`flow/design.v`:
```
`timescale 1ns/10ps
module DFF(clk, rst, D, Q);
input clk, rst;
input [17:0] D;
output reg [17:0] Q;
always @(posedge clk or posedge rst) begin
	if (rst) begin
	    Q <= 18'd0;
	end
	else begin
		Q <= D;
	end
end
endmodule
module FA(in1, in2, out);
input signed [15:0] in1;
input signed [17:0] in2;
output signed [17:0] out;
assign out = in1 + in2;
endmodule
`timescale 1ns/10ps
module SRRC(clk, rst, en, Din, Dout);
input clk, rst, en;
input [1:0] Din;
output [17:0] Dout;
wire signed [15:0] din;
wire signed [15:0] m [0:32];
wire [17:0] q [0:31]; 
wire [17:0] sum [0:31];
assign din = {Din, 14'd0};
assign m[0] = ~((din >>> 7) + (din >>> 9) + (din >>> 11)) + 1;
assign m[1] = ~((din >>> 8) + (din >>> 11) + (din >>> 13)) + 1;
assign m[2] = (din >>> 6) - (din >>> 8) - (din >>> 11) + (din >>> 14);
assign m[3] = (din >>> 6) + (din >>> 10) - (din >>> 12) - (din >>> 14);
assign m[4] = (din >>> 9) + (din >>> 12);
assign m[5] = ~((din >>> 6) + (din >>> 10) + (din >>> 12)) + 1;
assign m[6] = ~((din >>> 6) - (din >>> 9) + (din >>> 11) + (din >>> 14)) + 1;
assign m[7] = (din >>> 6) + (din >>> 9) - (din >>> 11) - (din >>> 13);
assign m[8] = (din >>> 4) - (din >>> 6) - (din >>> 8) + (din >>> 11) + (din >>> 14);
assign m[9] = (din >>> 6) - (din >>> 10) - (din >>> 13);
assign m[10] = ~((din >>> 4) + (din >>> 6) - (din >>> 10) - (din >>> 13)) + 1;
assign m[11] = ~((din >>> 3) + (din >>> 5) + (din >>> 9)) + 1;
assign m[12] = ~((din >>> 3) - (din >>> 6) - (din >>> 8) + (din >>> 13)) + 1;
assign m[13] = (din >>> 3) + (din >>> 5) + (din >>> 9) + (din >>> 11) - (din >>> 13);
assign m[14] = (din >>> 1) + (din >>> 4) + (din >>> 6) + (din >>> 9) - (din >>> 12) - (din >>> 14);
assign m[15] = din - (din >>> 5) + (din >>> 7) - (din >>> 9) - (din >>> 11) - (din >>> 13);
assign m[16] = din + (din >>> 3) + (din >>> 7) + (din >>> 9) - (din >>> 11);
assign m[17] = din - (din >>> 5) + (din >>> 7) - (din >>> 9) - (din >>> 11) - (din >>> 13);
assign m[18] = (din >>> 1) + (din >>> 4) + (din >>> 6) + (din >>> 9) - (din >>> 12) - (din >>> 14);
assign m[19] = (din >>> 3) + (din >>> 5) + (din >>> 9) + (din >>> 11) - (din >>> 13);
assign m[20] = ~((din >>> 3) - (din >>> 6) - (din >>> 8) + (din >>> 13)) + 1;
assign m[21] = ~((din >>> 3) + (din >>> 5) + (din >>> 9)) + 1;
assign m[22] = ~((din >>> 4) + (din >>> 6) - (din >>> 10) - (din >>> 13)) + 1;
assign m[23] = (din >>> 6) - (din >>> 10) - (din >>> 13);
assign m[24] = (din >>> 4) - (din >>> 6) - (din >>> 8) + (din >>> 11) + (din >>> 14);
assign m[25] = (din >>> 6) + (din >>> 9) - (din >>> 11) - (din >>> 13);
assign m[26] = ~((din >>> 6) - (din >>> 9) + (din >>> 11) + (din >>> 14)) + 1;
assign m[27] = ~((din >>> 6) + (din >>> 10) + (din >>> 12)) + 1;
assign m[28] = (din >>> 9) + (din >>> 12);
assign m[29] = (din >>> 6) + (din >>> 10) - (din >>> 12) - (din >>> 14);
assign m[30] = (din >>> 6) - (din >>> 8) - (din >>> 11) + (din >>> 14);
assign m[31] = ~((din >>> 8) + (din >>> 11) + (din >>> 13)) + 1;
assign m[32] = ~((din >>> 7) + (din >>> 9) + (din >>> 11)) + 1;
DFF u_DFF0 (.clk(clk), .rst(rst), .D(sum[1]), .Q(q[0]));
DFF u_DFF1 (.clk(clk), .rst(rst), .D(sum[2]), .Q(q[1]));
DFF u_DFF2 (.clk(clk), .rst(rst), .D(sum[3]), .Q(q[2]));
DFF u_DFF3 (.clk(clk), .rst(rst), .D(sum[4]), .Q(q[3]));
DFF u_DFF4 (.clk(clk), .rst(rst), .D(sum[5]), .Q(q[4]));
DFF u_DFF5 (.clk(clk), .rst(rst), .D(sum[6]), .Q(q[5]));
DFF u_DFF6 (.clk(clk), .rst(rst), .D(sum[7]), .Q(q[6]));
DFF u_DFF7 (.clk(clk), .rst(rst), .D(sum[8]), .Q(q[7]));
DFF u_DFF8 (.clk(clk), .rst(rst), .D(sum[9]), .Q(q[8]));
DFF u_DFF9 (.clk(clk), .rst(rst), .D(sum[10]), .Q(q[9]));
DFF u_DFF10 (.clk(clk), .rst(rst), .D(sum[11]), .Q(q[10]));
DFF u_DFF11 (.clk(clk), .rst(rst), .D(sum[12]), .Q(q[11]));
DFF u_DFF12 (.clk(clk), .rst(rst), .D(sum[13]), .Q(q[12]));
DFF u_DFF13 (.clk(clk), .rst(rst), .D(sum[14]), .Q(q[13]));
DFF u_DFF14 (.clk(clk), .rst(rst), .D(sum[15]), .Q(q[14]));
DFF u_DFF15 (.clk(clk), .rst(rst), .D(sum[16]), .Q(q[15]));
DFF u_DFF16 (.clk(clk), .rst(rst), .D(sum[17]), .Q(q[16]));
DFF u_DFF17 (.clk(clk), .rst(rst), .D(sum[18]), .Q(q[17]));
DFF u_DFF18 (.clk(clk), .rst(rst), .D(sum[19]), .Q(q[18]));
DFF u_DFF19 (.clk(clk), .rst(rst), .D(sum[20]), .Q(q[19]));
DFF u_DFF20 (.clk(clk), .rst(rst), .D(sum[21]), .Q(q[20]));
DFF u_DFF21 (.clk(clk), .rst(rst), .D(sum[22]), .Q(q[21]));
DFF u_DFF22 (.clk(clk), .rst(rst), .D(sum[23]), .Q(q[22]));
DFF u_DFF23 (.clk(clk), .rst(rst), .D(sum[24]), .Q(q[23]));
DFF u_DFF24 (.clk(clk), .rst(rst), .D(sum[25]), .Q(q[24]));
DFF u_DFF25 (.clk(clk), .rst(rst), .D(sum[26]), .Q(q[25]));
DFF u_DFF26 (.clk(clk), .rst(rst), .D(sum[27]), .Q(q[26]));
DFF u_DFF27 (.clk(clk), .rst(rst), .D(sum[28]), .Q(q[27]));
DFF u_DFF28 (.clk(clk), .rst(rst), .D(sum[29]), .Q(q[28]));
DFF u_DFF29 (.clk(clk), .rst(rst), .D(sum[30]), .Q(q[29]));
DFF u_DFF30 (.clk(clk), .rst(rst), .D(sum[31]), .Q(q[30]));
DFF u_DFF31 (.clk(clk), .rst(rst), .D({m[32][15], m[32][15], m[32]}), .Q(q[31]));
FA u_FA0 (.in1(m[0]), .in2(q[0]), .out(sum[0]));
FA u_FA1 (.in1(m[1]), .in2(q[1]), .out(sum[1]));
FA u_FA2 (.in1(m[2]), .in2(q[2]), .out(sum[2]));
FA u_FA3 (.in1(m[3]), .in2(q[3]), .out(sum[3]));
FA u_FA4 (.in1(m[4]), .in2(q[4]), .out(sum[4]));
FA u_FA5 (.in1(m[5]), .in2(q[5]), .out(sum[5]));
FA u_FA6 (.in1(m[6]), .in2(q[6]), .out(sum[6]));
FA u_FA7 (.in1(m[7]), .in2(q[7]), .out(sum[7]));
FA u_FA8 (.in1(m[8]), .in2(q[8]), .out(sum[8]));
FA u_FA9 (.in1(m[9]), .in2(q[9]), .out(sum[9]));
FA u_FA10 (.in1(m[10]), .in2(q[10]), .out(sum[10]));
FA u_FA11 (.in1(m[11]), .in2(q[11]), .out(sum[11]));
FA u_FA12 (.in1(m[12]), .in2(q[12]), .out(sum[12]));
FA u_FA13 (.in1(m[13]), .in2(q[13]), .out(sum[13]));
FA u_FA14 (.in1(m[14]), .in2(q[14]), .out(sum[14]));
FA u_FA15 (.in1(m[15]), .in2(q[15]), .out(sum[15]));
FA u_FA16 (.in1(m[16]), .in2(q[16]), .out(sum[16]));
FA u_FA17 (.in1(m[17]), .in2(q[17]), .out(sum[17]));
FA u_FA18 (.in1(m[18]), .in2(q[18]), .out(sum[18]));
FA u_FA19 (.in1(m[19]), .in2(q[19]), .out(sum[19]));
FA u_FA20 (.in1(m[20]), .in2(q[20]), .out(sum[20]));
FA u_FA21 (.in1(m[21]), .in2(q[21]), .out(sum[21]));
FA u_FA22 (.in1(m[22]), .in2(q[22]), .out(sum[22]));
FA u_FA23 (.in1(m[23]), .in2(q[23]), .out(sum[23]));
FA u_FA24 (.in1(m[24]), .in2(q[24]), .out(sum[24]));
FA u_FA25 (.in1(m[25]), .in2(q[25]), .out(sum[25]));
FA u_FA26 (.in1(m[26]), .in2(q[26]), .out(sum[26]));
FA u_FA27 (.in1(m[27]), .in2(q[27]), .out(sum[27]));
FA u_FA28 (.in1(m[28]), .in2(q[28]), .out(sum[28]));
FA u_FA29 (.in1(m[29]), .in2(q[29]), .out(sum[29]));
FA u_FA30 (.in1(m[30]), .in2(q[30]), .out(sum[30]));
FA u_FA31 (.in1(m[31]), .in2(q[31]), .out(sum[31]));
assign Dout = sum[0];
endmodule
module USI(clk, rst, en, lf_in, hf_out);
input clk, rst, en;
input [1:0] lf_in;
output reg [1:0] hf_out;
reg [1:0] switch;
always @(posedge clk or posedge rst) begin
	if (rst) begin
	    switch <= 2'd0;
	end
	else if(en) begin
		if(switch == 2'd3) begin
			switch <= 2'd0;
		end
		else begin
			switch <= switch + 2'd1;
		end
	end
	else begin
		switch <= switch;
	end
end
always @(posedge clk or posedge rst) begin
 	if (rst) begin
 	    hf_out <= 2'd0;
 	end
 	else if(en) begin
 		if(switch == 2'd2) begin
 			hf_out <= lf_in;
 		end
 		else begin
 			hf_out <= 2'd0;
 		end
 	end
 	else begin
 		hf_out <= hf_out;
 	end
 end 
endmodule
module SM(clk, rst, en, Din, I, Q);
input clk, rst, en;
input [1:0] Din;
output reg [1:0] I;
output reg [1:0] Q;
always @(posedge clk or posedge rst) begin
      if (rst) begin
          I <= 2'b00;
          Q <= 2'b00; 
      end
      else if(en) begin
            case(Din)
             0: begin
                  I <= 2'b01;
                  Q <= 2'b01;
             end
             1: begin
                  I <= 2'b01;
                  Q <= 2'b11;
             end
             2: begin
                  I <= 2'b11;
                  Q <= 2'b01;
             end
             3: begin
                  I <= 2'b11;
                  Q <= 2'b11;
             end
             default : begin
                  I <= I;
                  Q <= Q;
             end
            endcase
      end
      else begin
            I <= I;
            Q <= Q;
      end
end
endmodule
module SPC(clk, rst, en, Din, OUT);
input clk, rst, en;
input Din;
output reg [1:0] OUT;
reg swap;
always @(posedge clk or posedge rst) begin
	if (rst) begin
	    swap <= 1'd0;
	end
	else if(en) begin
		swap <= ~swap;
	end
	else begin
		swap <= swap;
	end
end
always @(posedge clk or posedge rst) begin
	if (rst) begin
	    OUT <= 2'd0;
	end
	else if(en) begin
		if(!swap) OUT[0] <= Din;
		else OUT <= (OUT << 1) | Din;
	end
	else begin
		OUT <= OUT;
	end
end
endmodule
`timescale 1ns/10ps
module QAM(clk, rst, en, Din, IFout);
input clk, rst, en;
input Din;
output reg signed [17:0] IFout;
wire [1:0] spc_out;
wire [1:0] sm_i;
wire [1:0] sm_q;
wire [1:0] lf_i;
wire [1:0] lf_q;
wire [1:0] usi_i;
wire [1:0] usi_q;
wire signed [17:0] srrc_i;
wire signed [17:0] srrc_q;
wire en0;
wire en1;
wire en2;
wire en3;
reg sm_ctrl;
reg [3:0] usi_ctrl;
reg [1:0] mix_cnt;
reg sync_i0, sync_i1, sync_q0, sync_q1;
reg ce2;
always @(posedge clk or posedge rst) begin
	if (rst) begin
	    ce2 <= 1'd0;
	end
	else begin
		ce2 <= ~ce2;
	end
end
assign en0 = en & ce2;
always @(posedge clk or posedge rst) begin
	if (rst) begin
	    sync_i0 <= 1'd0;
	    sync_q0 <= 1'd0; 
	end
	else begin
		sync_i0 <= sm_i[1];
		sync_q0 <= sm_q[1];
	end
end
always @(posedge clk or posedge rst) begin
	if (rst) begin
	    sync_i1 <= 1'd0;
	    sync_q1 <= 1'd0;
	end
	else begin
		sync_i1 <= sync_i0;
		sync_q1 <= sync_q0;
	end
end
always @(posedge clk or posedge rst) begin
	if (rst) begin
	    sm_ctrl <= 1'd0;
	end
	else if (ce2) begin
		sm_ctrl <= ~sm_ctrl;
	end
end
assign en1 = (sm_ctrl & ce2) ? 1'd1 : 1'd0;
always @(posedge clk or posedge rst) begin
	if (rst) begin
	    usi_ctrl <= 1'd0;
	end
	else if(en) begin
		if(usi_ctrl == 4'd8) usi_ctrl <= usi_ctrl;
		else usi_ctrl <= usi_ctrl + 4'd1;
	end
end
assign en2 = (usi_ctrl == 4'd8) ? 1'd1 : 1'd0;
assign en3 = 1'd1;
assign lf_i = {sync_i1, 1'd1};
assign lf_q = {sync_q1, 1'd1};
SPC u_SPC(.clk(clk),
	      .rst(rst),
	      .en(en0),
	      .Din(Din),
	      .OUT(spc_out)
	      );
SM u_SM(.clk(clk),
	    .rst(rst),
	    .en(en1),
	    .Din(spc_out),
	    .I(sm_i),
	    .Q(sm_q)
	    );
USI u_USI_i(.clk(clk),
	        .rst(rst),
	        .en(en2),
	        .lf_in(lf_i),
	        .hf_out(usi_i)
	        );
USI u_USI_q(.clk(clk),
	        .rst(rst),
	        .en(en2),
	        .lf_in(lf_q),
	        .hf_out(usi_q)
	        );
SRRC u_SRRC_i(.clk(clk),
	          .rst(rst),
	          .en(en3),
	          .Din(usi_i),
	          .Dout(srrc_i)
	          );
SRRC u_SRRC_q(.clk(clk),
	          .rst(rst),
	          .en(en3),
	          .Din(usi_q),
	          .Dout(srrc_q)
	          );
always @(posedge clk or posedge rst) begin
	if (rst) begin
	    mix_cnt <= 2'd0;
	end
	else if(en) begin
		if (mix_cnt == 2'd3) begin
			mix_cnt <= 2'd0;
		end
		else begin
			mix_cnt <= mix_cnt + 2'd1;
		end
	end
	else begin
		mix_cnt <= mix_cnt;
	end
end
always @(posedge clk or posedge rst) begin
	if (rst) begin
	    IFout <= 18'd0;
	end
	else if(en2) begin
		case(mix_cnt)
             3: begin
             	IFout <= srrc_i;
             end
             0: begin
             	IFout <= ~(srrc_q) + 18'd1;
             end
             1: begin
             	IFout <= ~(srrc_i) + 18'd1;
             end
             2: begin
             	IFout <= srrc_q;
             end
             default: begin
             	IFout <= IFout;
             end
		endcase
	end
	else begin
		IFout <= IFout;
	end
end
endmodule
```
`flow/run.sh`:
```
#!/bin/bash
# the make line also repeats each setting of config.mk as NAME=value (left out here)
make -C /OpenROAD-flow-scripts/flow DESIGN_CONFIG=/design/flow/config.mk WORK_HOME=/design/flow/orfs CLKGATE_MAP_FILE= finish
```
`flow/config.mk`:
```
export PLATFORM = sky130hd
export DESIGN_NAME = QAM
export DESIGN_NICKNAME = QAM
export VERILOG_FILES = /design/flow/design.v
export SDC_FILE = /design/flow/constraint.sdc
export NUM_CORES = 4
export LEC_CHECK = 0
export CAP_MARGIN = 15
export CORE_MARGIN = 2
export CORE_UTILIZATION = 72
export CTS_CLUSTER_DIAMETER = 29
export SETUP_SLACK_MARGIN = 1.05
export SLEW_MARGIN = 20
```
`flow/constraint.sdc`:
```
create_clock -name core_clock -period 3.78 [get_ports {clk}]
set_input_delay 0.7560 -clock core_clock [delete_from_list [all_inputs] [get_ports {clk}]]
set_output_delay 0.7560 -clock core_clock [all_outputs]
set_load 0.01 [all_outputs]
```
==> reports/summary.log, run 1 <==
INFO  worst_setup_path r2r_slack=-0.63ns
INFO  route          first_pass_iters=8
INFO  place          place_congestion=0.8925
INFO  worst_setup_path timing.critical_path.max_delay_family=AND-OR/OR-AND gates
INFO  grt            total_routing_usage_reported_by_global_routing=0.3808
INFO  clocking       clk_transition_reported_paths=0.05ns
INFO  sta            worst_slew_margin_rel=0.3417
INFO  clocking       ctsRootBufferMaster=clkbuf_16
INFO  die            die.size.x=320.5microns
INFO  worst_setup_path rr_endpoint=u_SRRC_q.u_DFF29.Q[16]
INFO  synthesis      and_or_or_and_cells_area_fraction=0.1527
INFO  die            core_area=99710squm
INFO  grt            grt_start_max_net_pins=97
INFO  worst_setup_path worst-endpoint-arrival=5.23ns
INFO  min_path       min_path_type=in2async
INFO  place          portBuffers=21
INFO  clocking       number_of_sinks_handled_by_clock_tree_synthesis=1157
INFO  synthesis      dominantRegCellSynth=dfrtp_1
INFO  synthesis      post_synth_instance_area=72140squm
INFO  worst_setup_path slowest_cell_on_the_critical_path=a311oi_2
INFO  sta            worst_slew_pin_slew=0.9771ns
INFO  sta            rsz0062_at_grt=true
INFO  route          drt-wirelength-per-cell=27.12microns
INFO  sta            clock-skew-final=0.04945ns
INFO  clocking       cts-buffers-inserted=283
INFO  sta            period_used_share=1.166
INFO  synthesis      synth.avg_cell_area=10.48squm
INFO  route          drc=0
INFO  sta            finalCriticalPeriod=4.408ns
INFO  worst_setup_path crit_fanout=8
INFO  worst_setup_path worstPathCellList=clkinvlp_4 -> ha_4 -> buf_12 -> xor2_4 -> a311oi_2 -> xnor2_2 -> buf_6 -> buf_6 -> ha_4 -> nand3_4 -> o31ai_4 -> buf_4 -> o211ai_1 -> buf_4 -> o2111ai_4 -> a21oi_2 -> xnor2_1
INFO  synthesis      synthTopCellsByCount=dfrtp_1 (1157), ha_1 (1041), xnor2_1 (743), a21oi_1 (535), nor2_1 (477)
INFO  synthesis      post-synth-top-area-cell=dfrtp_1
INFO  die            io-pin-count=22
INFO  grt            grt_pass1_vias=63000
INFO  synthesis      ys_seq_frac=0.4013
INFO  worst_setup_path timing.rr.start=u_USI_q.hf_out[1]
INFO  synthesis      post_synth_and_or_nand_nor_area_fraction=0.1099
INFO  synthesis      syn_inst=6881
INFO  worst_setup_path critPathCaptureType=register
INFO  grt            antenna_found_initial=2
INFO  synthesis      syn-num-nets=7990
INFO  synthesis      synth-adder-area-share=0.1983
INFO  die            area_enclosed_by_the_die_boundary=102700squm
INFO  sta            layout_setup_ws=-0.6282ns
INFO  place          dp_hpwl=114.4mm
INFO  die            die.size.y=320.5microns
INFO  run_status        check_failures=negative setup slack
INFO  place          placed_cell_area=77590squm
INFO  worst_setup_path worstRegToRegCells=17
INFO  place          preCtsSetupSlack=-0.1336ns
INFO  clocking       cts_max_level=5
INFO  sta            fin_tns_setup=-7.938ns
INFO  clocking       cts_tree=built
INFO  synthesis      top_logic_kind=adder cells
INFO  run            cap_violations=0
INFO  synthesis      synth.mux.area_fraction=0.002601
INFO  cells_and_area design.final.nets=8921
INFO  synthesis      synth_largest_type_area_fraction=0.4013
INFO  worst_setup_path setup.worst_path.class=reg2reg
INFO  worst_setup_path crit_path_start=u_USI_q.hf_out[1]
INFO  sta            timing.fmax=226.8MHz
INFO  synthesis      yosysChipArea=72140squm
INFO  sta            slew_viol_final=0
INFO  die            floorplan.initialDensity=0.7235
INFO  synthesis      yosys.cell_count.top_type=dfrtp_1
INFO  grt            grt_pass1_wl=316.6mm
INFO  synthesis      yosys-stat-cells=6881
INFO  route          dr.first_iter.drc_count=7228
INFO  cells_and_area final-instance-count-excl-fill=9316
INFO  sta            timing_hold_violations_final=0
INFO  route          postRouteWirelength=252.6mm
INFO  worst_setup_path cp_slowest_stage_delay=0.78ns
INFO  die            floorplan.rows=116
INFO  run            warnings=61
INFO  worst_setup_path worstSetupStartpointType=register
INFO  synthesis      synthArstFlopShare=1.000
INFO  synthesis      synth_xor_xnor_area_share=0.1153
INFO  grt            grt_overflow=0
INFO  route          vias_per_cell=6.980
INFO  synthesis      synth.distinct_cells=93
INFO  sta            finalSetupViolCount=50
INFO  synthesis      area_leaders=dfrtp_1 (40%), ha_1 (18%), xnor2_1 (9.0%), a21oi_1 (3.7%), xor2_1 (2.5%)
INFO  clocking       clk_latency=0.92ns
INFO  worst_setup_path crit_cells=17
INFO  worst_setup_path critPathCapture=u_SRRC_q.u_DFF29.Q[16]
INFO  synthesis      postSynthRegisterBits=1157
INFO  synthesis      yosys_warnings=6
INFO  synthesis      synth-edff-count=0
INFO  route          antenna_left=0
INFO  route          dr_vias=65020
INFO  worst_setup_path worstPathBufferInverterCount=6
INFO  clocking       bufs_on_longest_clock_path=4
INFO  run_status     run_status=finished with violations
INFO  cells_and_area areaGrowthSynthToFinish=29.07%
INFO  place          numPlacedInstances=8606
INFO  cells_and_area post-route-cell-area=93110squm
INFO  worst_setup_path required=4.61ns
==> layer usage <==
layer / GRT usage / wire [microns]
met1: 0.4344 / 84550
met2: 0.6725 / 119300
met3: 0.06775 / 23850
met4: 0.2179 / 24860
met5: 0 / 26
==> per-stage QoR <==
step,util,hold slack (ns)
after CTS,0.8961,0.3078
after global placement,0.7781,0.3316
after floorplan,-,0.3312
after detailed placement,0.7781,0.3347
after global routing,0.9338,0.3045
final,0.9338,0.2904
==> timing repair <==
item | CTS | global route
gates cloned | 2 | 10
gates resized | 330 | 490
setup endpoints to repair | 664 | 674
pin swaps | 120 | 300
buffers inserted | 63 | 144
hold buffers | 0 | 0
endpoints found under the hold margin | 0 | 0
==> area by class of cell <==
cell class	instances	area (sq um)
timing repair inverter	1	11.26
clock buffer	353	7883
inverter	349	1338
sequential	1157	28960
clock inverter	136	1732
tap	1298	1624
multi-input combinational	5345	45320
antenna	2	5.005
fill	3053	6598
timing repair buffer	675	6243
==> run 2, diff against run 1 <==
CAP_MARGIN = 20   (was 15)
CORE_MARGIN = 3   (was 2)
CORE_UTILIZATION = 40   (was 72)
CTS_CLUSTER_DIAMETER = 170   (was 29)
GPL_TIMING_DRIVEN = 0   (was not set)
HOLD_SLACK_MARGIN = 0.24   (was not set)
MAX_ROUTING_LAYER = met5   (was not set)
MIN_ROUTING_LAYER = met2   (was not set)
SETUP_SLACK_MARGIN = not set   (was 1.05)
clock period = 5.0 ns   (was 3.78 ns; I/O delays follow)
==> reports/summary.log, run 2 <==
INFO  run_status     run_status=timing/DRC/antenna clean
INFO  route          first_pass_iters=11
INFO  sta            timing_hold_violations_final=0
INFO  sta            worst_slew_pin_slew=0.9352ns
INFO  cells_and_area design.final.nets=8264
INFO  synthesis      synth_xor_xnor_area_share=0.1153
INFO  synthesis      synthArstFlopShare=1.000
INFO  clocking       clk_latency=0.78ns
INFO  worst_setup_path crit_fanout=11
INFO  worst_setup_path critPathCaptureType=register
INFO  clocking       ctsRootBufferMaster=clkbuf_16
INFO  clocking       clk_transition_reported_paths=0.06ns
INFO  worst_setup_path worstPathBufferInverterCount=5
INFO  worst_setup_path critPathCapture=u_SRRC_q.u_DFF7.Q[17]
INFO  min_path       min_path_type=reg2reg
INFO  synthesis      synth.avg_cell_area=10.48squm
INFO  run            warnings=58
INFO  worst_setup_path worst-endpoint-arrival=5.45ns
INFO  worst_setup_path r2r_slack=0.21ns
INFO  grt            grt_start_max_net_pins=60
INFO  worst_setup_path worstSetupStartpointType=register
INFO  route          dr_vias=70660
INFO  sta            timing.fmax=208.7MHz
INFO  die            area_enclosed_by_the_die_boundary=185500squm
INFO  clocking       bufs_on_longest_clock_path=3
INFO  clocking       number_of_sinks_handled_by_clock_tree_synthesis=1157
INFO  clocking       cts-buffers-inserted=138
INFO  synthesis      yosys.cell_count.top_type=dfrtp_1
INFO  synthesis      and_or_or_and_cells_area_fraction=0.1527
INFO  sta            finalHoldWorstSlack=0.3373ns
INFO  die            floorplan.initialDensity=0.4035
INFO  grt            grt_pass1_vias=77780
INFO  sta            slew_viol_final=0
INFO  grt            total_routing_usage_reported_by_global_routing=0.2542
INFO  synthesis      ys_seq_frac=0.4013
INFO  worst_setup_path timing.critical_path.max_delay_family=AND-OR/OR-AND gates
INFO  sta            clock-skew-final=0.03254ns
INFO  synthesis      post_synth_instance_area=72140squm
INFO  worst_setup_path slowest_cell_on_the_critical_path=dfrtp_4
INFO  synthesis      dominantRegCellSynth=dfrtp_1
INFO  synthesis      postSynthRegisterBits=1157
INFO  worst_setup_path cp_slowest_stage_delay=0.53ns
INFO  synthesis      yosys_warnings=6
INFO  synthesis      synth-adder-area-share=0.1983
INFO  place          dp_hpwl=108.1mm
INFO  min_path       hold_start=u_SRRC_i.u_DFF21.Q[1]
INFO  grt            antenna_found_initial=1
INFO  synthesis      synth.distinct_cells=93
INFO  grt            grt_overflow=0
INFO  route          dr.first_iter.drc_count=7921
INFO  worst_setup_path rr_endpoint=u_SRRC_q.u_DFF7.Q[17]
INFO  run            cap_violations=0
INFO  worst_setup_path setup.worst_path.class=reg2reg
INFO  die            die.size.y=430.7microns
INFO  die            floorplan.rows=155
INFO  synthesis      synth_largest_type_area_fraction=0.4013
INFO  synthesis      synth-edff-count=0
INFO  clocking       cts_max_level=4
INFO  min_path       whs_endpoint=u_SRRC_i.u_DFF20.Q[1]
INFO  die            die.size.x=430.7microns
INFO  worst_setup_path worstRegToRegCells=18
INFO  synthesis      post_synth_and_or_nand_nor_area_fraction=0.1099
INFO  place          place_congestion=0.8339
INFO  sta            period_used_share=0.9581
INFO  synthesis      synthTopCellsByCount=dfrtp_1 (1157), ha_1 (1041), xnor2_1 (743), a21oi_1 (535), nor2_1 (477)
INFO  worst_setup_path worstPathCellList=clkbuf_8 -> clkinvlp_4 -> buf_6 -> ha_2 -> nor2_4 -> buf_4 -> buf_8 -> ha_1 -> a221oi_1 -> o21bai_1 -> a21oi_1 -> xor2_2 -> ha_2 -> nand3_1 -> o22ai_1 -> a211o_1 -> a21oi_1 -> xnor2_1
INFO  synthesis      syn_inst=6881
INFO  die            core_area=178800squm
INFO  synthesis      area_leaders=dfrtp_1 (40%), ha_1 (18%), xnor2_1 (9.0%), a21oi_1 (3.7%), xor2_1 (2.5%)
INFO  grt            grt_pass1_wl=260.0mm
INFO  synthesis      top_logic_kind=adder cells
INFO  sta            worst_slew_margin_rel=0.3667
INFO  die            io-pin-count=22
INFO  synthesis      post-synth-top-area-cell=dfrtp_1
INFO  worst_setup_path timing.rr.start=u_USI_q.hf_out[1]
INFO  route          postRouteWirelength=159.4mm
INFO  route          vias_per_cell=7.344
INFO  synthesis      syn-num-nets=7990
INFO  route          antenna_left=0
INFO  synthesis      synth.mux.area_fraction=0.002601
INFO  worst_setup_path required=5.66ns
INFO  min_path       hold_path_depth=0
INFO  worst_setup_path crit_path_start=u_USI_q.hf_out[1]
INFO  synthesis      yosys-stat-cells=6881
INFO  clocking       cts_tree=built
INFO  route          drt-wirelength-per-cell=16.57microns
INFO  cells_and_area fillCellCount=16560
INFO  sta            fin_tns_setup=0ns
INFO  place          portBuffers=20
INFO  cells_and_area areaGrowthSynthToFinish=14.21%
INFO  synthesis      yosysChipArea=72140squm
INFO  sta            finalSetupViolCount=0
INFO  worst_setup_path crit_cells=18
INFO  sta            finalCriticalPeriod=4.791ns
INFO  route          drc=0
[run 2: stage by stage]
stage | std cells | setup WS [ns] | area [sq um] | utilization
5_1_grt | 9617 | -0.03360 | 82390 | 0.4607
3_5_place_dp | 9316 | -3.688 | 76720 | 0.4290
6_report | 9622 | 0.2093 | 82400 | 0.4608
4_1_cts | 9593 | 0.01965 | 81900 | 0.4580
2_1_floorplan | 6881 | -11.97 | 72190 | -
3_3_place_gp | 9256 | -19.19 | 75340 | 0.4213
[run 2: cell type report]
cell class	instances	area [sq um]	area share
multi-input cells	5345	42320	0.5137
flip-flops and latches	1157	28970	0.3515
clock buffers	211	4151	0.05038
well taps	2355	2947	0.03576
repair buffers	134	2111	0.02562
inverters	349	1358	0.01648
clock inverters	31	327.8	0.003978
plain buffers	29	181.4	0.002202
diodes	10	25.02	0.0003037
repair inverters	1	7.507	0.00009111
[run 2: repair_timing]
action / CTS / global route
pin swaps: 8 / 8
gates resized: 69 / 50
gates cloned: 1 / 5
hold buffers: 0 / 0
setup buffers: 35 / 14
setup endpoints to repair: 543 / 70
[run 2: metal layers]
| metal | up-vias | wire length (microns) | GRT usage |
|---|---|---|---|
| li1 | 24960 | - | - |
| met1 | 26760 | 0 | - |
| met2 | 17760 | 83960 | 0.2932 |
| met3 | 1157 | 65850 | 0.3616 |
| met4 | 24 | 8944 | 0.04293 |
| met5 | - | 654 | 0.03201 |
==> run 3, diff against run 2 <==
CAP_MARGIN = 15   (was 20)
CORE_MARGIN = 2   (was 3)
CORE_UTILIZATION = 72   (was 40)
CTS_CLUSTER_DIAMETER = not set   (was 170)
GPL_TIMING_DRIVEN = not set   (was 0)
HOLD_SLACK_MARGIN = not set   (was 0.24)
MAX_ROUTING_LAYER = not set   (was met5)
MIN_ROUTING_LAYER = not set   (was met2)
SETUP_SLACK_MARGIN = -0.25   (was not set)
clock period = 3.34 ns   (was 5.0 ns; I/O delays follow)
==> reports/summary.log, run 3 <==
INFO  synthesis      ys_seq_frac=0.4013
INFO  die            die.size.x=320.5microns
INFO  cells_and_area design.final.nets=9391
INFO  synthesis      yosys.cell_count.top_type=dfrtp_1
INFO  die            io-pin-count=22
INFO  grt            grt_overflow=0
INFO  synthesis      postSynthRegisterBits=1157
INFO  synthesis      yosys-stat-cells=6881
INFO  die            area_enclosed_by_the_die_boundary=102700squm
INFO  place          portBuffers=21
INFO  grt            use_met3=0.04748
INFO  die            core_area=99710squm
INFO  synthesis      synth.mux.area_fraction=0.002601
INFO  grt            grt_start_max_net_pins=85
INFO  cells_and_area fillCellCount=3552
INFO  worst_setup_path required=4.00ns
INFO  synthesis      synthTopCellsByCount=dfrtp_1 (1157), ha_1 (1041), xnor2_1 (743), a21oi_1 (535), nor2_1 (477)
INFO  worst_setup_path rr_endpoint=u_SRRC_q.u_DFF7.Q[17]
INFO  worst_setup_path crit_path_start=u_USI_q.hf_out[1]
INFO  worst_setup_path timing.critical_path.max_delay_family=AND-OR/OR-AND gates
INFO  worst_setup_path worstRegToRegCells=19
INFO  synthesis      post_synth_instance_area=72140squm
INFO  die            floorplan.rows=116
INFO  run            warnings=61
INFO  grt            globalRouteMet1Util=0.4205
INFO  worst_setup_path cp_slowest_stage_delay=0.41ns
INFO  run            cap_violations=0
INFO  route          vias_per_cell=6.592
INFO  route          first_pass_iters=9
INFO  synthesis      synth-adder-area-share=0.1983
INFO  clocking       cts_tree=built
INFO  grt            grt-busiest-layer=met2
INFO  route          drt-wirelength-per-cell=23.90microns
INFO  worst_setup_path r2r_slack=-0.64ns
INFO  worst_setup_path worst-endpoint-arrival=4.64ns
INFO  synthesis      dominantRegCellSynth=dfrtp_1
INFO  route          antenna_left=0
INFO  run_status     run_status=finished with violations
INFO  synthesis      yosysChipArea=72140squm
INFO  sta            finalCriticalPeriod=3.985ns
INFO  place          dp_hpwl=124.6mm
INFO  die            die.size.y=320.5microns
INFO  worst_setup_path setup.worst_path.class=reg2reg
INFO  cells_and_area areaGrowthSynthToFinish=27.80%
INFO  synthesis      synth_xor_xnor_area_share=0.1153
INFO  clocking       clk_transition_reported_paths=0.06ns
INFO  grt            grt_use_met2=0.6539
INFO  worst_setup_path critPathCapture=u_SRRC_q.u_DFF7.Q[17]
INFO  min_path       hold_path_depth=0
INFO  synthesis      and_or_or_and_cells_area_fraction=0.1527
INFO  clocking       cts-buffers-inserted=132
INFO  clocking       cts_hold_buf=0
INFO  grt            total_routing_usage_reported_by_global_routing=0.3617
INFO  sta            clock-skew-final=0.02954ns
INFO  worst_setup_path slowest_cell_on_the_critical_path=dfrtp_2
INFO  clocking       ctsRootBufferMaster=clkbuf_16
INFO  synthesis      area_leaders=dfrtp_1 (40%), ha_1 (18%), xnor2_1 (9.0%), a21oi_1 (3.7%), xor2_1 (2.5%)
INFO  route          dr_vias=63850
INFO  synthesis      synthArstFlopShare=1.000
INFO  cells_and_area final-instance-count-excl-fill=9685
INFO  synthesis      post_synth_and_or_nand_nor_area_fraction=0.1099
INFO  route          postRouteWirelength=231.5mm
INFO  sta            worst_slew_pin_slew=0.9511ns
INFO  sta            timing_hold_violations_final=0
INFO  synthesis      yosys_warnings=6
INFO  place          numPlacedInstances=9308
INFO  run_status        check_failures=negative setup slack
INFO  min_path       hold_start=u_SRRC_q.u_DFF28.Q[1]
INFO  route          drc=0
INFO  die            floorplan.initialDensity=0.7235
INFO  worst_setup_path worstSetupStartpointType=register
INFO  cells_and_area finish.utilization=0.9246
INFO  worst_setup_path crit_cells=19
INFO  clocking       cts_max_level=4
INFO  sta            slew_viol_final=0
INFO  worst_setup_path worstPathBufferInverterCount=4
INFO  grt            grt_pass1_vias=62150
INFO  synthesis      synth.distinct_cells=93
INFO  worst_setup_path timing.rr.start=u_USI_q.hf_out[1]
INFO  worst_setup_path worstPathCellList=clkinvlp_4 -> buf_6 -> ha_4 -> nor2_4 -> inv_2 -> ha_4 -> ha_4 -> a21o_1 -> a21oi_1 -> xnor2_1 -> buf_4 -> ha_1 -> nand2_1 -> nand2b_1 -> a21oi_1 -> o22ai_1 -> a211o_1 -> a21oi_1 -> xnor2_1
INFO  sta            period_used_share=1.193
INFO  grt            antenna_found_initial=2
INFO  route          dr.first_iter.drc_count=5406
INFO  grt            grt_pass1_wl=303.2mm
INFO  sta            timing.fmax=250.9MHz
INFO  synthesis      synth-edff-count=0
INFO  synthesis      syn_inst=6881
INFO  synthesis      syn-num-nets=7990
INFO  worst_setup_path crit_fanout=4
INFO  synthesis      top_logic_kind=adder cells
INFO  sta            rsz0062_at_grt=true
INFO  sta            finalSetupViolCount=338
INFO  sta            worst_slew_margin_rel=0.3659
INFO  synthesis      synth_largest_type_area_fraction=0.4013
INFO  clocking       clk_latency=0.76ns
INFO  min_path       min_path_type=reg2reg
INFO  min_path       whs_endpoint=u_SRRC_q.u_DFF27.Q[1]
INFO  worst_setup_path critPathCaptureType=register
INFO  sta            layout_setup_ws=-0.6449ns
INFO  place          place_congestion=0.8928
INFO  clocking       number_of_sinks_handled_by_clock_tree_synthesis=1157
INFO  clocking       bufs_on_longest_clock_path=3
INFO  synthesis      synth.avg_cell_area=10.48squm
INFO  synthesis      post-synth-top-area-cell=dfrtp_1
run 3: routing by layer:
| layer | vias up | wire [microns] | part of all wire |
|---|---|---|---|
| li1 | 27500 | - | - |
| met1 | 31390 | 82060 | 0.35 |
| met2 | 3555 | 114900 | 0.50 |
| met4 | 2 | 18840 | 0.081 |
| met5 | - | 13 | 0.000056 |
| met3 | 1400 | 15690 | 0.068 |
run 3: stage by stage:
stage / setup TNS [ns] / setup slack (ns) / instance area (sq um) / hold slack, ns
floorplan: - / -13.30 / 72170 / 0.3312
global placement: -27.22 / -0.2906 / 82880 / 0.3315
detailed placement: -55.82 / -0.4646 / 82880 / 0.3347
CTS: -39.22 / -0.3510 / 88330 / 0.3474
global route: -107.57 / -0.7101 / 92190 / 0.3484
finish: -74.55 / -0.6449 / 92200 / 0.3416
run 3: layout make-up:
type	instances	area (sq um)	share of cell area
antenna	1	2.502	0.00002714
inverter	349	1344	0.01458
tap	1298	1624	0.01762
clock inverter	40	475.5	0.005157
sequential	1157	28960	0.3141
timing repair buffer	1297	10610	0.1150
multi-input combinational	5345	45290	0.4912
clock buffer	198	3897	0.04227
run 3: timing repair:
action	in CTS	in global routing
resized	196	626
pin swaps	51	321
setup endpoints to repair	160	260
buffers inserted	22	148
cloned	1	7
==> run 4, diff against run 3 <==
ABC_AREA = 1   (was not set)
CAP_MARGIN = 5   (was 15)
CELL_PAD_IN_SITES_DETAIL_PLACEMENT = 0   (was not set)
CORE_ASPECT_RATIO = 0.89   (was not set)
CORE_UTILIZATION = 71   (was 72)
CTS_CLUSTER_SIZE = 15   (was not set)
MIN_ROUTING_LAYER = met1   (was not set)
PLACE_DENSITY_LB_ADDON = 0.11   (was not set)
SETUP_SLACK_MARGIN = 0.37   (was -0.25)
clock period = 1.05 ns   (was 3.34 ns; I/O delays follow)
==> reports/summary.log, run 4 <==
INFO  synthesis      top_logic_kind=adder cells
INFO  synthesis      area_leaders=dfrtp_1 (39%), ha_1 (18%), xor2_1 (8.7%), nand2_1 (7.6%), a21oi_1 (6.6%)
INFO  synthesis      synth-edff-count=0
INFO  die            io-pin-count=22
INFO  place          dp_hpwl=185.7mm
INFO  die            die.size.x=346.1microns
INFO  die            core_area=103200squm
INFO  synthesis      postSynthRegisterBits=1157
INFO  synthesis      and_or_or_and_cells_area_fraction=0.1295
INFO  run_status     toolErrorMsg=[ERROR DPL-0033] detailed placement checks failed during check placement.
INFO  synthesis      post-synth-top-area-cell=dfrtp_1
INFO  synthesis      syn-num-nets=9178
INFO  synthesis      yosys.cell_count.top_type=nand2_1
INFO  synthesis      post_synth_and_or_nand_nor_area_fraction=0.1314
INFO  synthesis      synth.avg_cell_area=9.165squm
INFO  synthesis      syn_inst=8069
INFO  synthesis      synthArstFlopShare=1.000
INFO  synthesis      yosysChipArea=73950squm
INFO  synthesis      synth.mux.area_fraction=0.0001523
INFO  die            floorplan.initialDensity=0.7167
INFO  synthesis      synth_xor_xnor_area_share=0.1163
INFO  synthesis      synth-adder-area-share=0.1935
INFO  synthesis      synthTopCellsByCount=nand2_1 (1503), dfrtp_1 (1157), ha_1 (1041), a21oi_1 (968), xor2_1 (734)
INFO  run_status     run_status=aborted with a tool error
INFO  synthesis      synth_largest_type_area_fraction=0.3915
INFO  synthesis      yosys-stat-cells=8069
INFO  die            die.size.y=308.5microns
INFO  place          portBuffers=21
INFO  place          place_congestion=0.9579
INFO  die            floorplan.rows=111
INFO  run_status     failing_step=clock tree synthesis (4_1_cts)
INFO  synthesis      synth.distinct_cells=51
INFO  synthesis      ys_seq_frac=0.3915
INFO  synthesis      dominantRegCellSynth=dfrtp_1
INFO  synthesis      yosys_warnings=6
INFO  die            area_enclosed_by_the_die_boundary=106800squm
INFO  place          placed_cell_area=94040squm
INFO  synthesis      post_synth_instance_area=73950squm
==> run 4: metrics by stage <==
step                setup TNS [ns]  setup slack (ns)  hold slack [ns]  cells
detailed placement        -2011.59            -2.585           0.3347  11770
global placement          -1867.42            -2.534           0.3316  11770
floorplan                        -            -15.13           0.3064   8069
==> run 5, diff against run 4 <==
ABC_AREA = not set   (was 1)
CAP_MARGIN = 20   (was 5)
CELL_PAD_IN_SITES_DETAIL_PLACEMENT = not set   (was 0)
CORE_ASPECT_RATIO = not set   (was 0.89)
CORE_UTILIZATION = 66   (was 71)
CTS_CLUSTER_SIZE = not set   (was 15)
MAX_ROUTING_LAYER = met4   (was not set)
MIN_ROUTING_LAYER = not set   (was met1)
PLACE_DENSITY_LB_ADDON = not set   (was 0.11)
SETUP_SLACK_MARGIN = not set   (was 0.37)
clock period = 2.99 ns   (was 1.05 ns; I/O delays follow)
==> reports/summary.log, run 5 <==
INFO  sta            rsz0062_at_grt=true
INFO  grt            globalRouteMet1Util=0.4162
INFO  worst_setup_path timing.critical_path.max_delay_family=buffers and inverters
INFO  die            floorplan.initialDensity=0.6637
INFO  grt            use_met3=0.05170
INFO  die            core_area=108700squm
INFO  sta            slew_viol_final=0
INFO  synthesis      synthArstFlopShare=1.000
INFO  cells_and_area areaGrowthSynthToFinish=36.48%
INFO  route          dr.first_iter.drc_count=4804
INFO  die            area_enclosed_by_the_die_boundary=112000squm
INFO  clocking       number_of_sinks_handled_by_clock_tree_synthesis=1157
INFO  clocking       cts-buffers-inserted=134
INFO  place          dp_hpwl=125.7mm
INFO  synthesis      synth.distinct_cells=93
INFO  worst_setup_path worstPathCellList=inv_4 -> buf_4 -> ha_2 -> nor2_4 -> inv_2 -> ha_4 -> buf_8 -> xnor2_4 -> inv_2 -> buf_4 -> ha_1 -> buf_4 -> nor3_1 -> nor2_1 -> o41ai_2 -> buf_4 -> buf_4 -> o21bai_1 -> a21oi_1 -> xnor2_1
INFO  synthesis      post_synth_instance_area=72140squm
INFO  synthesis      syn-num-nets=7990
INFO  synthesis      synth.avg_cell_area=10.48squm
INFO  route          vias_per_cell=6.237
INFO  synthesis      synth_xor_xnor_area_share=0.1153
INFO  die            die.size.y=334.6microns
INFO  route          first_pass_iters=10
INFO  synthesis      top_logic_kind=adder cells
INFO  clocking       clk_transition_reported_paths=0.07ns
INFO  worst_setup_path cp_slowest_stage_delay=0.43ns
INFO  clocking       clk_latency=0.79ns
INFO  clocking       cts_tree=built
INFO  sta            worst_slew_pin_slew=0.6859ns
INFO  synthesis      yosys-stat-cells=6881
INFO  synthesis      and_or_or_and_cells_area_fraction=0.1527
INFO  sta            timing.fmax=249.4MHz
INFO  run            cap_violations=0
INFO  worst_setup_path timing.rr.start=u_USI_i.hf_out[1]
INFO  run_status        check_failures=negative setup slack
INFO  worst_setup_path worstSetupStartpointType=register
INFO  synthesis      ys_seq_frac=0.4013
INFO  grt            grt_overflow=0
INFO  synthesis      synthTopCellsByCount=dfrtp_1 (1157), ha_1 (1041), xnor2_1 (743), a21oi_1 (535), nor2_1 (477)
INFO  synthesis      yosys_warnings=6
INFO  route          postRouteWirelength=235.4mm
INFO  sta            finalCriticalPeriod=4.010ns
INFO  run_status     run_status=finished with violations
INFO  synthesis      synth-edff-count=0
INFO  worst_setup_path crit_fanout=8
INFO  route          antenna_left=0
INFO  clocking       ctsRootBufferMaster=clkbuf_16
INFO  synthesis      synth.mux.area_fraction=0.002601
INFO  worst_setup_path cell_occurring_most_often_along_the_worst_timing_path=buf_4
INFO  die            die.size.x=334.6microns
INFO  grt            grt_pass1_vias=65680
INFO  synthesis      post_synth_and_or_nand_nor_area_fraction=0.1099
INFO  cells_and_area finish.utilization=0.9058
INFO  sta            finalSetupViolCount=558
INFO  worst_setup_path worst-endpoint-arrival=4.70ns
INFO  synthesis      dominantRegCellSynth=dfrtp_1
INFO  synthesis      post-synth-top-area-cell=dfrtp_1
INFO  sta            worst_slew_margin_rel=0.5428
INFO  worst_setup_path setup.worst_path.class=reg2reg
INFO  route          drt-wirelength-per-cell=22.58microns
INFO  clocking       cts_hold_buf=0
INFO  route          drc=0
INFO  synthesis      synth-adder-area-share=0.1983
INFO  worst_setup_path r2r_slack=-1.02ns
INFO  worst_setup_path critPathCapture=u_SRRC_i.u_DFF6.Q[14]
INFO  synthesis      yosysChipArea=72140squm
INFO  place          preCtsSetupSlack=-0.9243ns
INFO  place          portBuffers=21
INFO  grt            grt_pass1_wl=327.4mm
INFO  die            floorplan.rows=121
INFO  sta            layout_setup_ws=-1.020ns
INFO  cells_and_area design.final.nets=10020
INFO  place          place_congestion=0.9002
INFO  clocking       cts_max_level=4
INFO  synthesis      syn_inst=6881
INFO  synthesis      postSynthRegisterBits=1157
INFO  grt            grt_use_met2=0.6433
INFO  route          dr_vias=65030
INFO  grt            antenna_found_initial=4
INFO  synthesis      synth_largest_type_area_fraction=0.4013
INFO  run            warnings=62
INFO  grt            grt-busiest-layer=met2
INFO  grt            total_routing_usage_reported_by_global_routing=0.3700
INFO  die            io-pin-count=22
INFO  worst_setup_path crit_path_start=u_USI_i.hf_out[1]
INFO  worst_setup_path worstPathBufferInverterCount=9
INFO  sta            period_used_share=1.341
INFO  worst_setup_path slowest_cell_on_the_critical_path=dfrtp_2
INFO  min_path       min_path_type=in2async
INFO  worst_setup_path worstRegToRegCells=20
INFO  worst_setup_path crit_cells=20
INFO  clocking       bufs_on_longest_clock_path=3
INFO  worst_setup_path critPathCaptureType=register
INFO  worst_setup_path required=3.68ns
INFO  sta            timing_hold_violations_final=0
INFO  synthesis      yosys.cell_count.top_type=dfrtp_1
INFO  synthesis      area_leaders=dfrtp_1 (40%), ha_1 (18%), xnor2_1 (9.0%), a21oi_1 (3.7%), xor2_1 (2.5%)
INFO  worst_setup_path rr_endpoint=u_SRRC_i.u_DFF6.Q[14]
INFO  sta            clock-skew-final=0.03965ns
INFO  grt            grt_start_max_net_pins=71
## run 5: timing repair
item,in CTS,in global routing
gates resized,636,437
gates cloned,7,3
endpoints found under the hold margin,0,0
buffers inserted,231,103
endpoints found under the setup margin,574,571
pin swaps,351,236
## run 5: stage by stage
step                      area (sq um)  hold slack [ns]  std cells  setup TNS (ns)
after floorplan                  72170           0.3312       6881               -
after global placement           86330           0.3317       9851         -185.28
after detailed placement         86330           0.3362       9851         -223.74
after CTS                        95650           0.2475      10320         -114.41
after global routing             98460           0.2665      10430         -267.69
final                            98460           0.2515      10430         -218.31
## run 5: cell type report
class / count / area [sq um]
clock inverter: 50 / 544.3
tap: 1414 / 1769
clock buffer: 183 / 3871
inverter: 349 / 1328
multi-input combinational: 5345 / 46120
fill: 4377 / 10240
timing repair buffer: 1924 / 15860
sequential: 1157 / 28960
antenna: 5 / 12.51
## run 5: metal layers
metal  vias up  routed length [microns]  share of wire
met5         -                        0              0
met4         0                    18580          0.079
met3      1433                    14020          0.060
met2      2876                   116300           0.49
met1     31970                    86460           0.37
li1      28750                        -              -
==> run 6, diff against run 5 <==
CORE_UTILIZATION = 40   (was 66)
MAX_ROUTING_LAYER = not set   (was met4)
clock period = 6.27 ns   (was 2.99 ns; I/O delays follow)
==> reports/summary.log, run 6 <==
INFO  run_status     run_status=timing/DRC/antenna clean
INFO  clocking       cts-buffers-inserted=133
INFO  grt            grt_overflow=0
INFO  cells_and_area areaGrowthSynthToFinish=11.22%
INFO  grt            total_routing_usage_reported_by_global_routing=0.1613
INFO  synthesis      yosysChipArea=72140squm
INFO  synthesis      area_leaders=dfrtp_1 (40%), ha_1 (18%), xnor2_1 (9.0%), a21oi_1 (3.7%), xor2_1 (2.5%)
INFO  sta            timing_hold_violations_final=0
INFO  worst_setup_path timing.rr.start=u_USI_i.hf_out[1]
INFO  synthesis      post_synth_instance_area=72140squm
INFO  min_path       hold_start=u_SRRC_q.u_DFF11.Q[2]
INFO  worst_setup_path setup.worst_path.class=reg2reg
INFO  synthesis      synth-edff-count=0
INFO  synthesis      post-synth-top-area-cell=dfrtp_1
INFO  route          m1WireLength=71.22mm
INFO  route          antenna_left=0
INFO  die            area_enclosed_by_the_die_boundary=183800squm
INFO  worst_setup_path worstSetupStartpointType=register
INFO  worst_setup_path critPathCaptureType=register
INFO  sta            slew_viol_final=0
INFO  worst_setup_path rr_endpoint=u_SRRC_i.u_DFF1.Q[16]
INFO  worst_setup_path timing.critical_path.max_delay_family=adder cells
INFO  clocking       ctsRootBufferMaster=clkbuf_16
INFO  synthesis      and_or_or_and_cells_area_fraction=0.1527
INFO  clocking       cts_hold_buf=0
INFO  worst_setup_path worstPathCellList=buf_4 -> ha_1 -> inv_1 -> ha_1 -> inv_1 -> a211oi_1 -> mux2_2 -> ha_1 -> or3_1 -> o31ai_1 -> nor2_1 -> a2111o_1 -> a21oi_1 -> xnor2_1
INFO  run            cap_violations=0
INFO  sta            finalCriticalPeriod=5.036ns
INFO  die            floorplan.rows=155
INFO  synthesis      synth_largest_type_area_fraction=0.4013
INFO  die            die.size.y=428.7microns
INFO  synthesis      synth.avg_cell_area=10.48squm
INFO  cells_and_area fillCellCount=16590
INFO  route          dr.first_iter.drc_count=2362
INFO  synthesis      synth-adder-area-share=0.1983
INFO  grt            grt_pass1_vias=50470
INFO  worst_setup_path cell_occurring_most_often_along_the_worst_timing_path=ha_1
INFO  sta            period_used_share=0.8032
INFO  synthesis      yosys_warnings=6
INFO  place          dp_hpwl=103.3mm
INFO  synthesis      synth.mux.area_fraction=0.002601
INFO  worst_setup_path worst-endpoint-arrival=5.71ns
INFO  route          drc=0
INFO  sta            timing.fmax=198.6MHz
INFO  synthesis      synthTopCellsByCount=dfrtp_1 (1157), ha_1 (1041), xnor2_1 (743), a21oi_1 (535), nor2_1 (477)
INFO  worst_setup_path cp_slowest_stage_delay=0.68ns
INFO  route          postRouteWirelength=147.5mm
INFO  synthesis      post_synth_and_or_nand_nor_area_fraction=0.1099
INFO  worst_setup_path worstRegToRegCells=14
INFO  clocking       cts-resized-gates=0
INFO  clocking       number_of_sinks_handled_by_clock_tree_synthesis=1157
INFO  synthesis      postSynthRegisterBits=1157
INFO  synthesis      ys_seq_frac=0.4013
INFO  worst_setup_path worstPathBufferInverterCount=3
INFO  synthesis      synth.distinct_cells=93
INFO  clocking       cts_max_level=4
INFO  synthesis      yosys-stat-cells=6881
INFO  worst_setup_path required=6.95ns
INFO  synthesis      dominantRegCellSynth=dfrtp_1
INFO  clocking       clk_transition_reported_paths=0.06ns
INFO  grt            antenna_found_initial=1
INFO  synthesis      yosys.cell_count.top_type=dfrtp_1
INFO  grt            grt_pass1_wl=248.8mm
INFO  route          dr_wl_met2=69.31mm
INFO  worst_setup_path crit_fanout=45
INFO  worst_setup_path r2r_slack=1.23ns
INFO  die            die.size.x=428.7microns
INFO  route          top_layer=met4
INFO  synthesis      synthArstFlopShare=1.000
INFO  run            warnings=75
INFO  clocking       cts_setup_buffers=0
INFO  sta            worst_slew_pin_slew=1.109ns
INFO  synthesis      synth_xor_xnor_area_share=0.1153
INFO  route          first_pass_iters=5
INFO  route          drt-wirelength-per-cell=15.50microns
INFO  sta            fin_tns_setup=0ns
INFO  sta            finalSetupViolCount=0
INFO  worst_setup_path slowest_cell_on_the_critical_path=ha_1
INFO  route          met3_wirelength=4.340mm
INFO  die            floorplan.initialDensity=0.4035
INFO  synthesis      top_logic_kind=adder cells
INFO  grt            grt_start_max_net_pins=129
INFO  place          place_congestion=0.8159
INFO  place          portBuffers=21
INFO  route          dr_vias=49850
INFO  worst_setup_path crit_cells=14
INFO  synthesis      syn-num-nets=7990
INFO  min_path       min_path_type=reg2reg
INFO  sta            clock-skew-final=0.01857ns
INFO  synthesis      syn_inst=6881
INFO  clocking       clk_latency=0.76ns
INFO  clocking       cts_tree=built
INFO  clocking       bufs_on_longest_clock_path=3
INFO  min_path       whs_endpoint=u_SRRC_q.u_DFF10.Q[2]
INFO  min_path       hold_path_depth=0
INFO  cells_and_area design.final.nets=8171
INFO  worst_setup_path crit_path_start=u_USI_i.hf_out[1]
INFO  sta            worst_slew_margin_rel=0.2527
INFO  sta            rsz0062_at_grt=false
INFO  die            core_area=178800squm
INFO  worst_setup_path critPathCapture=u_SRRC_i.u_DFF1.Q[16]
INFO  route          vias_per_cell=5.238
INFO  die            io-pin-count=22
[run 6: routing by layer]
layer | vias to the layer above | global-route usage
met3 | 186 | 0.02446
met1 | 24120 | 0.2193
li1 | 25030 | -
met5 | - | 0
met4 | 0 | 0.03910
met2 | 516 | 0.2691
[run 6: through the flow]
step                      cell area, sq um  setup WS, ns  hold slack (ns)  instances  utilization
after floorplan                      72190        -10.96           0.3312       6881            -
after global placement               75840         1.392           0.3326       9282       0.4241
after detailed placement             75840         1.185           0.3347       9282       0.4241
after CTS                            80240         1.199           0.3360       9516       0.4487
after global routing                 80240        0.9720           0.3476       9516       0.4487
final                                80240         1.234           0.3298       9517       0.4488
[run 6: area by class of cell]
cell class	instances	area, sq um	share of cell area
Tap cell	2355	2947	0.03672
Timing Repair Buffer	76	777.0	0.009683
Multi-Input combinational cell	5345	41840	0.5215
Clock inverter	34	370.4	0.004615
Sequential cell	1157	28960	0.3609
Clock buffer	200	4030	0.05022
Antenna cell	1	2.502	0.00003119
Inverter	349	1314	0.01637
==> run 7, diff against run 6 <==
ABC_AREA = 1   (was not set)
CORE_UTILIZATION = 72   (was 40)
CTS_CLUSTER_DIAMETER = 400   (was not set)
CTS_CLUSTER_SIZE = 96   (was not set)
PLACE_DENSITY = 0.41   (was not set)
SETUP_SLACK_MARGIN = -0.12   (was not set)
clock period = 2.92 ns   (was 6.27 ns; I/O delays follow)
==> reports/summary.log, run 7 <==
INFO  place          placed_cell_area=87630squm
INFO  run_status     run_status=aborted with a tool error
INFO  synthesis      yosys_warnings=6
INFO  synthesis      synth_xor_xnor_area_share=0.1163
INFO  die            die.size.x=324.5microns
INFO  synthesis      and_or_or_and_cells_area_fraction=0.1295
INFO  synthesis      yosysChipArea=73950squm
INFO  die            area_enclosed_by_the_die_boundary=105300squm
INFO  place          portBuffers=21
INFO  clocking       cts_max_level=1
INFO  synthesis      synth-edff-count=0
INFO  die            floorplan.initialDensity=0.7258
INFO  synthesis      synth.distinct_cells=51
INFO  synthesis      syn_inst=8069
INFO  synthesis      synthTopCellsByCount=nand2_1 (1503), dfrtp_1 (1157), ha_1 (1041), a21oi_1 (968), xor2_1 (734)
INFO  synthesis      synthArstFlopShare=1.000
INFO  synthesis      synth_largest_type_area_fraction=0.3915
INFO  synthesis      yosys.cell_count.top_type=nand2_1
INFO  run_status     toolErrorMsg=[ERROR DPL-0038] Utilization greater than 100%, impossible to legalize
INFO  synthesis      post-synth-top-area-cell=dfrtp_1
INFO  synthesis      area_leaders=dfrtp_1 (39%), ha_1 (18%), xor2_1 (8.7%), nand2_1 (7.6%), a21oi_1 (6.6%)
INFO  clocking       number_of_sinks_handled_by_clock_tree_synthesis=1157
INFO  synthesis      syn-num-nets=9178
INFO  clocking       cts-buffers-inserted=16
INFO  synthesis      yosys-stat-cells=8069
INFO  synthesis      postSynthRegisterBits=1157
INFO  die            core_area=101900squm
INFO  clocking       bufs_on_longest_clock_path=3
INFO  place          place_congestion=0.9607
INFO  synthesis      synth.avg_cell_area=9.165squm
INFO  synthesis      synth.mux.area_fraction=0.0001523
INFO  clocking       ctsRootBufferMaster=clkbuf_16
INFO  clocking       cts_hold_buf=0
INFO  die            floorplan.rows=117
INFO  synthesis      synth-adder-area-share=0.1935
INFO  synthesis      ys_seq_frac=0.3915
INFO  run_status     failing_step=global routing (5_1_grt)
INFO  synthesis      post_synth_and_or_nand_nor_area_fraction=0.1314
INFO  synthesis      post_synth_instance_area=73950squm
INFO  synthesis      top_logic_kind=adder cells
INFO  die            die.size.y=324.5microns
INFO  place          dp_hpwl=149.1mm
INFO  die            io-pin-count=22
INFO  synthesis      dominantRegCellSynth=dfrtp_1
[run 7: stage by stage]
step	setup WS [ns]	cells	util	hold WS, ns
4_1_cts	-0.3631	11100	0.9055	0.1675
3_5_place_dp	-0.7765	10930	0.8601	0.3355
3_3_place_gp	-0.5687	10930	0.8601	0.3320
2_1_floorplan	-13.64	8069	-	0.3312
[run 7: what timing repair did]
| item | 4_1_cts |
|---|---|
| pin swaps | 230 |
| buffers inserted | 167 |
| gates cloned | 6 |
| gates resized | 711 |
| endpoints found under the setup margin | 457 |
==> run 8, diff against run 7 <==
CTS_CLUSTER_DIAMETER = 396   (was 400)
CTS_CLUSTER_SIZE = 14   (was 96)
PLACE_DENSITY = not set   (was 0.41)
PLACE_DENSITY_LB_ADDON = 0.24   (was not set)
SETUP_SLACK_MARGIN = not set   (was -0.12)
clock period = 2.88 ns   (was 2.92 ns; I/O delays follow)
==> reports/summary.log, run 8 <==
INFO  die            area_enclosed_by_the_die_boundary=105300squm
INFO  die            io-pin-count=22
INFO  clocking       cts-buffers-inserted=92
INFO  run_status     failing_step=global routing (5_1_grt)
INFO  clocking       ctsRootBufferMaster=clkbuf_16
INFO  place          dp_hpwl=151.0mm
INFO  die            die.size.x=324.5microns
INFO  synthesis      yosysChipArea=73950squm
INFO  synthesis      synth-adder-area-share=0.1935
INFO  synthesis      synth_largest_type_area_fraction=0.3915
INFO  synthesis      synthArstFlopShare=1.000
INFO  grt            total_routing_usage_reported_by_global_routing=0.8498
INFO  die            floorplan.rows=117
INFO  synthesis      dominantRegCellSynth=dfrtp_1
INFO  clocking       cts_max_level=3
INFO  synthesis      synthTopCellsByCount=nand2_1 (1503), dfrtp_1 (1157), ha_1 (1041), a21oi_1 (968), xor2_1 (734)
INFO  grt            grt_overflow=385
INFO  synthesis      yosys_warnings=6
INFO  run_status     toolErrorMsg=[ERROR GRT-0116] Global routing finished with congestion. Check the congestion regions in the DRC Viewer.
INFO  die            floorplan.initialDensity=0.7258
INFO  die            die.size.y=324.5microns
INFO  synthesis      post-synth-top-area-cell=dfrtp_1
INFO  synthesis      synth_xor_xnor_area_share=0.1163
INFO  synthesis      and_or_or_and_cells_area_fraction=0.1295
INFO  synthesis      area_leaders=dfrtp_1 (39%), ha_1 (18%), xor2_1 (8.7%), nand2_1 (7.6%), a21oi_1 (6.6%)
INFO  synthesis      postSynthRegisterBits=1157
INFO  run_status     run_status=aborted with a tool error
INFO  synthesis      yosys-stat-cells=8069
INFO  clocking       cts_hold_buf=0
INFO  synthesis      syn-num-nets=9178
INFO  synthesis      ys_seq_frac=0.3915
INFO  synthesis      yosys.cell_count.top_type=nand2_1
INFO  synthesis      synth.avg_cell_area=9.165squm
INFO  clocking       bufs_on_longest_clock_path=3
INFO  synthesis      top_logic_kind=adder cells
INFO  synthesis      synth.mux.area_fraction=0.0001523
INFO  synthesis      syn_inst=8069
INFO  synthesis      post_synth_instance_area=73950squm
INFO  synthesis      synth-edff-count=0
INFO  place          portBuffers=21
INFO  clocking       number_of_sinks_handled_by_clock_tree_synthesis=1157
INFO  die            core_area=101900squm
INFO  place          place_congestion=0.9718
INFO  synthesis      synth.distinct_cells=51
INFO  synthesis      post_synth_and_or_nand_nor_area_fraction=0.1314
## run 8: timing repair
item / 4_1_cts
gates resized: 1283
gates cloned: 11
endpoints found under the setup margin: 553
buffers inserted: 281
pin swaps: 414
hold endpoints to repair: 0
## run 8: stage by stage
step	utilization	cell area, sq um	cells	setup WS (ns)
after global placement	0.8631	87940	10980	-0.6806
after CTS	0.9678	98610	11370	-0.3475
after detailed placement	0.8631	87940	10980	-0.8962
after floorplan	-	74020	8069	-13.67
## run 8: routing by layer
layer / GRT overflow / GRT usage
met3: 15 / 0.7385
met4: 189 / 0.8805
met5: 3 / 0.3904
met1: 2 / 0.8410
met2: 176 / 0.9773
